## JK
==> flow/design.v (excerpt) <==
module top(
    clk,
    rst_n,
    ifm0,
    ifm1,
    ifm2,
    ifm0_en,
    ifm1_en,
    ifm2_en,
    w0,
    w1,
    w2,
    w0_en,
    w1_en,
    w2_en,
    obf0_rd_en,
    obf1_rd_en,
    obf2_rd_en,
    obf0_empty,
    obf1_empty,
    obf2_empty,
    obf0_full,
    obf1_full,
    obf2_full,
    obf0_err,
    obf1_err,
    obf2_err,
    obf0_out,
    obf1_out,
    obf2_out
);
parameter DATA_WIDTH=8;
input clk,rst_n;
input ifm0_en,ifm1_en,ifm2_en;
input w0_en,w1_en,w2_en;
input [DATA_WIDTH-1:0] ifm0,ifm1,ifm2;
input [DATA_WIDTH-1:0] w0,w1,w2;
input obf0_rd_en,obf1_rd_en,obf2_rd_en;
output obf0_empty,obf1_empty,obf2_empty;
output obf0_full,obf1_full,obf2_full;
output obf0_err,obf1_err,obf2_err;
output [2*DATA_WIDTH-1:0] obf0_out,obf1_out,obf2_out;
wire [DATA_WIDTH-1:0] ifm0_l0,ifm0_l1,ifm0_l2;
wire ifm0_en0,ifm0_en1,ifm0_en2;
input_bus ifm_bus0(
    .clk(clk),
    .rst_n(rst_n),
    .data(ifm0),
    .en(ifm0_en),             
    .data_l0(ifm0_l0),
    .data_l1(ifm0_l1),
    .data_l2(ifm0_l2),
    .en_l0(ifm0_en0),
    .en_l1(ifm0_en1),
    .en_l2(ifm0_en2)
);
wire [DATA_WIDTH-1:0] ifm1_l0,ifm1_l1,ifm1_l2;
wire ifm1_en0,ifm1_en1,ifm1_en2;
input_bus ifm_bus1(
    .clk(clk),
    .rst_n(rst_n),
    .data(ifm1),
    .en(ifm1_en),             
    .data_l0(ifm1_l0),
  ...
Settings: LEC_CHECK=0, CAP_MARGIN=20, CELL_PAD_IN_SITES_GLOBAL_PLACEMENT=3, CORE_MARGIN=2, CORE_UTILIZATION=63, CTS_CLUSTER_SIZE=38, GPL_ROUTABILITY_DRIVEN=0, HOLD_SLACK_MARGIN=0.23, MIN_ROUTING_LAYER=met2, PLACE_DENSITY=0.72, SLEW_MARGIN=30, TNS_END_PERCENT=90; clock period 5.0 ns.
run.sh (not shown) runs the stock make flow with config.mk's settings and CLKGATE_MAP_FILE=.
No final results exist for JK, since it was stopped by error GPL-0301 during global placement without I/O (3_1_place_gp_skip_io).
For MS, these inputs were changed with respect to JK:
==> flow/config.mk <==
export PLATFORM = sky130hd
export DESIGN_NAME = top
export DESIGN_NICKNAME = top
export VERILOG_FILES = /design/flow/design.v
export SDC_FILE = /design/flow/constraint.sdc
export NUM_CORES = 4
export LEC_CHECK = 0
export ABC_AREA = 0
export CAP_MARGIN = 10
export CELL_PAD_IN_SITES_DETAIL_PLACEMENT = 0
export CORE_MARGIN = 2
export CORE_UTILIZATION = 72
export CTS_CLUSTER_SIZE = 69
export HOLD_SLACK_MARGIN = 0.07
export SETUP_SLACK_MARGIN = 0.26
export SLEW_MARGIN = 20
export TNS_END_PERCENT = 90
==> flow/constraint.sdc <==
create_clock -name core_clock -period 4.08 [get_ports {clk}]
set_input_delay 0.8160 -clock core_clock [delete_from_list [all_inputs] [get_ports {clk}]]
set_output_delay 0.8160 -clock core_clock [all_outputs]
set_load 0.01 [all_outputs]
--- outcome ---
MS ran in full, but the layout does not pass; the checks complain about setup timing.
Diff JK -> MS: initial cell density of the core moved up; Yosys chip area level; synthesized-area fraction occupied by xor and xnor cells level.
What AL does differently from MS at the input level:
==> flow/config.mk <==
export PLATFORM = sky130hd
export DESIGN_NAME = top
export DESIGN_NICKNAME = top
export VERILOG_FILES = /design/flow/design.v
export SDC_FILE = /design/flow/constraint.sdc
export NUM_CORES = 4
export LEC_CHECK = 0
export CAP_MARGIN = 20
export CORE_MARGIN = 2
export CORE_UTILIZATION = 69
export HOLD_SLACK_MARGIN = -0.1
export PLACE_DENSITY = 0.6
export SLEW_MARGIN = 20
==> flow/constraint.sdc <==
create_clock -name core_clock -period 4.1 [get_ports {clk}]
set_input_delay 0.8200 -clock core_clock [delete_from_list [all_inputs] [get_ports {clk}]]
set_output_delay 0.8200 -clock core_clock [all_outputs]
set_load 0.01 [all_outputs]
==> results <==
AL finished every stage; the final checks, however, were not passed, the failures being hold timing, setup timing.
AL against MS: relative area of non-clock buffer cells in the final design went down, clock network fraction of total power now larger, share of the clock period used by the worst path after layout shows a reduction of 2.5 points.
MS → AL: global-route usage lost 3.2 points, total wire length after detailed routing lost 5.9%, number of flip-flops and latches in the synthesized netlist neither gained nor lost much.
diff inputs: AL => TR
--- a/flow/config.mk
+++ b/flow/config.mk
@@ -9,5 +9,5 @@
 export CORE_MARGIN = 2
-export CORE_UTILIZATION = 69
-export HOLD_SLACK_MARGIN = -0.1
-export PLACE_DENSITY = 0.6
+export CORE_UTILIZATION = 70
+export CTS_CLUSTER_SIZE = 42
+export SETUP_SLACK_MARGIN = -0.25
 export SLEW_MARGIN = 20
==> flow/constraint.sdc <==
create_clock -name core_clock -period 3.72 [get_ports {clk}]
set_input_delay 0.7440 -clock core_clock [delete_from_list [all_inputs] [get_ports {clk}]]
set_output_delay 0.7440 -clock core_clock [all_outputs]
set_load 0.01 [all_outputs]
Notes after the runs:
Taking AL as the reference, in TR area of the placeable core dropped about 1.5%; fraction of the mapped netlist area in compound gates barely changed. Complete run, failing final checks: TR, reason setup timing. AL -> TR: cell-internal power increased by more than 10%.
Modified inputs, PW compared to TR
--- a/flow/config.mk
+++ b/flow/config.mk
@@ -7,7 +7,10 @@
 export LEC_CHECK = 0
+export ABC_AREA = 1
 export CAP_MARGIN = 20
 export CORE_MARGIN = 2
-export CORE_UTILIZATION = 70
-export CTS_CLUSTER_SIZE = 42
-export SETUP_SLACK_MARGIN = -0.25
+export CORE_UTILIZATION = 72
+export CTS_CLUSTER_SIZE = 58
+export PLACE_DENSITY_LB_ADDON = 0.01
+export SETUP_SLACK_MARGIN = -0.24
 export SLEW_MARGIN = 20
+export TNS_END_PERCENT = 85
==> flow/constraint.sdc <==
create_clock -name core_clock -period 2.69 [get_ports {clk}]
set_input_delay 0.5380 -clock core_clock [delete_from_list [all_inputs] [get_ports {clk}]]
set_output_delay 0.5380 -clock core_clock [all_outputs]
set_load 0.01 [all_outputs]
==> comparison <==
- The final report for PW shows a completed flow and a layout that fails verification, specifically setup timing.
- Taking TR as the reference point, the switching part of the total of PW rises by 8.0 points.
- The largest combinational cell category by area comes out simple AND/OR/NAND/NOR gates in one run and adder cells in the other, namely in PW and TR respectively.
- Compared TR against PW; global route total overflow within noise.
- w_bus2.data_l1[4] as the worst setup path startpoint was reported by PW, and ifm_bus1.data_l2[3] by TR.
- Going from TR to PW, minimum setup slack in the final design went down 1.35 ns; routed via count went up 22%; mean cell area of the mapped netlist lower; die outline width went up by 5.8 µm.
No activity file was given, so power comes from the tool's default toggle rates.
